Design top_processor, start of the top module:
module top_processor(
    input clk,
    input rst,
    input [3:0] rx,      
    input [3:0] ry,      
    input [3:0] rz,      
    input [3:0] op,      
    input write_en,      
    output [31:0] result_out   
);
    wire [31:0] operand1;
    wire [31:0] operand2;
    wire [31:0] alu_result;
    reg [31:0] result_reg;
    always @(posedge clk or posedge rst) begin
        if (rst)
            result_reg <= 32'b0;
        else
            result_reg <= alu_result;
    end
    register_bank reg_bank(
        .clk(clk),
        .rst(rst),
        .read_reg1(ry),
        .read_reg2(rz),
        .write_reg(rx),
        .write_data(alu_result),
        .write_enable(write_en),
        .data_out1(operand1),
        .data_out2(operand2),
        .output_display()
    );
    alu alu_unit(
        .A(operand1),
        .B(operand2),
        .opcode(op),
        .result(alu_result)
    );
    assign result_out = result_reg;
endmodule
export LEC_CHECK = 0
export CAP_MARGIN = 20
export CORE_MARGIN = 2
export CORE_UTILIZATION = 40
export SLEW_MARGIN = 20
create_clock -name core_clock -period 8.0 [get_ports {clk}]
run.sh (not shown) runs the stock make flow with config.mk's settings and CLKGATE_MAP_FILE=.
Change:
- ABC_AREA: default -> 0
- CELL_PAD_IN_SITES_DETAIL_PLACEMENT: default -> 1
- CELL_PAD_IN_SITES_GLOBAL_PLACEMENT: default -> 1
- CORE_ASPECT_RATIO: default -> 0.82
- CORE_MARGIN: 2 -> 10
- CORE_UTILIZATION: 40 -> 37
- CTS_CLUSTER_DIAMETER: default -> 159
- GPL_ROUTABILITY_DRIVEN: default -> 0
- MAX_ROUTING_LAYER: default -> met4
- MIN_ROUTING_LAYER: default -> met2
- PLACE_DENSITY: default -> 0.78
- SLEW_MARGIN: 20 -> 15
- clock period: 8.0 -> 11.0 ns (I/O delays scaled with it)
Now the flow died in global routing.
Synthesized area does not change.
Die size increases by 18%.
Synthesized cell count stays the same.
Change:
- ABC_AREA: 0 -> default
- CELL_PAD_IN_SITES_DETAIL_PLACEMENT: 1 -> default
- CELL_PAD_IN_SITES_GLOBAL_PLACEMENT: 1 -> default
- CORE_ASPECT_RATIO: 0.82 -> default
- CORE_MARGIN: 10 -> 2
- CORE_UTILIZATION: 37 -> 40
- CTS_CLUSTER_DIAMETER: 159 -> default
- GPL_ROUTABILITY_DRIVEN: 0 -> default
- MAX_ROUTING_LAYER: met4 -> default
- MIN_ROUTING_LAYER: met2 -> default
- PLACE_DENSITY: 0.78 -> default
- SLEW_MARGIN: 15 -> 20
- clock period: 11.0 -> 7.97 ns (I/O delays scaled with it)
After rerunning: Now the flow passed the timing, DRC and antenna checks; die size fell by about 16%; synthesized area stays the same; synthesized cell count is unchanged.
Change:
- ABC_AREA: default -> 1
- CELL_PAD_IN_SITES_DETAIL_PLACEMENT: default -> 1
- CORE_UTILIZATION: 40 -> 64
- HOLD_SLACK_MARGIN: default -> 0.05
- MIN_ROUTING_LAYER: default -> met2
- PLACE_DENSITY_LB_ADDON: default -> 0.13
- SLEW_MARGIN: 20 -> 25
- TNS_END_PERCENT: default -> 90
- clock period: 7.97 -> 8.0 ns (I/O delays scaled with it)
This time the run ended with an error in detailed placement.
Synthesized area went down by 2.5%.
Synthesized cell count went up by 39%.
Die size went down by 39%.
Change:
- CELL_PAD_IN_SITES_DETAIL_PLACEMENT: 1 -> default
- CORE_UTILIZATION: 64 -> 72
- CTS_CLUSTER_DIAMETER: default -> 142
- CTS_CLUSTER_SIZE: default -> 99
- HOLD_SLACK_MARGIN: 0.05 -> default
- MIN_ROUTING_LAYER: met2 -> default
- PLACE_DENSITY: default -> 0.85
- PLACE_DENSITY_LB_ADDON: 0.13 -> default
- SETUP_SLACK_MARGIN: default -> -0.13
- SLEW_MARGIN: 25 -> 20
- TNS_END_PERCENT: 90 -> 10
- clock period: 8.0 -> 2.79 ns (I/O delays scaled with it)
Result:
- The changed run did not get past clock tree synthesis
- area after synthesis does not change
- synthesized cell count does not change
- die area falls by roughly a tenth

Setup of rev 12:
top_processor again, from the RTL that the note above started with.
Design top_processor, start of the top module:
module top_processor(
    input clk,
    input rst,
    input [3:0] rx,      
    input [3:0] ry,      
    input [3:0] rz,      
    input [3:0] op,      
    input write_en,      
    output [31:0] result_out   
);
    wire [31:0] operand1;
    wire [31:0] operand2;
    wire [31:0] alu_result;
    reg [31:0] result_reg;
    always @(posedge clk or posedge rst) begin
        if (rst)
            result_reg <= 32'b0;
        else
            result_reg <= alu_result;
    end
    register_bank reg_bank(
        .clk(clk),
        .rst(rst),
        .read_reg1(ry),
        .read_reg2(rz),
        .write_reg(rx),
        .write_data(alu_result),
        .write_enable(write_en),
        .data_out1(operand1),
        .data_out2(operand2),
        .output_display()
    );
    alu alu_unit(
        .A(operand1),
        .B(operand2),
        .opcode(op),
        .result(alu_result)
    );
    assign result_out = result_reg;
endmodule
==> flow/config.mk <==
export PLATFORM = sky130hd
export DESIGN_NAME = top_processor
export DESIGN_NICKNAME = top_processor
export VERILOG_FILES = /design/flow/design.v
export SDC_FILE = /design/flow/constraint.sdc
export NUM_CORES = 4
export LEC_CHECK = 0
export ABC_AREA = 1
export CAP_MARGIN = 20
export CORE_MARGIN = 2
export CORE_UTILIZATION = 72
export CTS_CLUSTER_DIAMETER = 142
export CTS_CLUSTER_SIZE = 99
export PLACE_DENSITY = 0.38
export SETUP_SLACK_MARGIN = -0.13
export SLEW_MARGIN = 20
export TNS_END_PERCENT = 10
==> flow/constraint.sdc <==
create_clock -name core_clock -period 2.79 [get_ports {clk}]
set_input_delay 0.5580 -clock core_clock [delete_from_list [all_inputs] [get_ports {clk}]]
set_output_delay 0.5580 -clock core_clock [all_outputs]
set_load 0.01 [all_outputs]
Rev 12 never completed, since it errored out during clock tree synthesis (4_1_cts).
Setup changes, rev 12 to rev 13
Settings: removing CTS_CLUSTER_DIAMETER (formerly 142); changing SETUP_SLACK_MARGIN from -0.13 to -0.65; changing TNS_END_PERCENT from 10 to 20; removing PLACE_DENSITY (formerly 0.38); changing CORE_UTILIZATION from 72 to 40; removing ABC_AREA (formerly 1); changing CTS_CLUSTER_SIZE from 99 to 45; changing the clock period (ns, I/O delays scaled along) from 2.79 to 8.0.
==> comparison <==
- Changes observed in rev 13 relative to rev 12: HPWL after detailed placement climbed 3.0%, proportion of synthesized area in mux cells increased 13 points, die width increased 35%, average instance area after synthesis went up, distinct cell type count of the synthesized netlist saw an increase.
- Rev 13 ran to completion and came out clean on the timing, DRC and antenna checks.
- As the logs show, rev 12 stopped at clock tree synthesis (4_1_cts) after a tool error, so it never reached the end of the flow.
- Of rev 13 and rev 12, it is rev 13 that has the lower sequential-to-total area share from yosys stat.
- Taking rev 12 as the reference, in rev 13 die area now sits higher; area share of and-or/or-and cells after synthesis now sits higher.
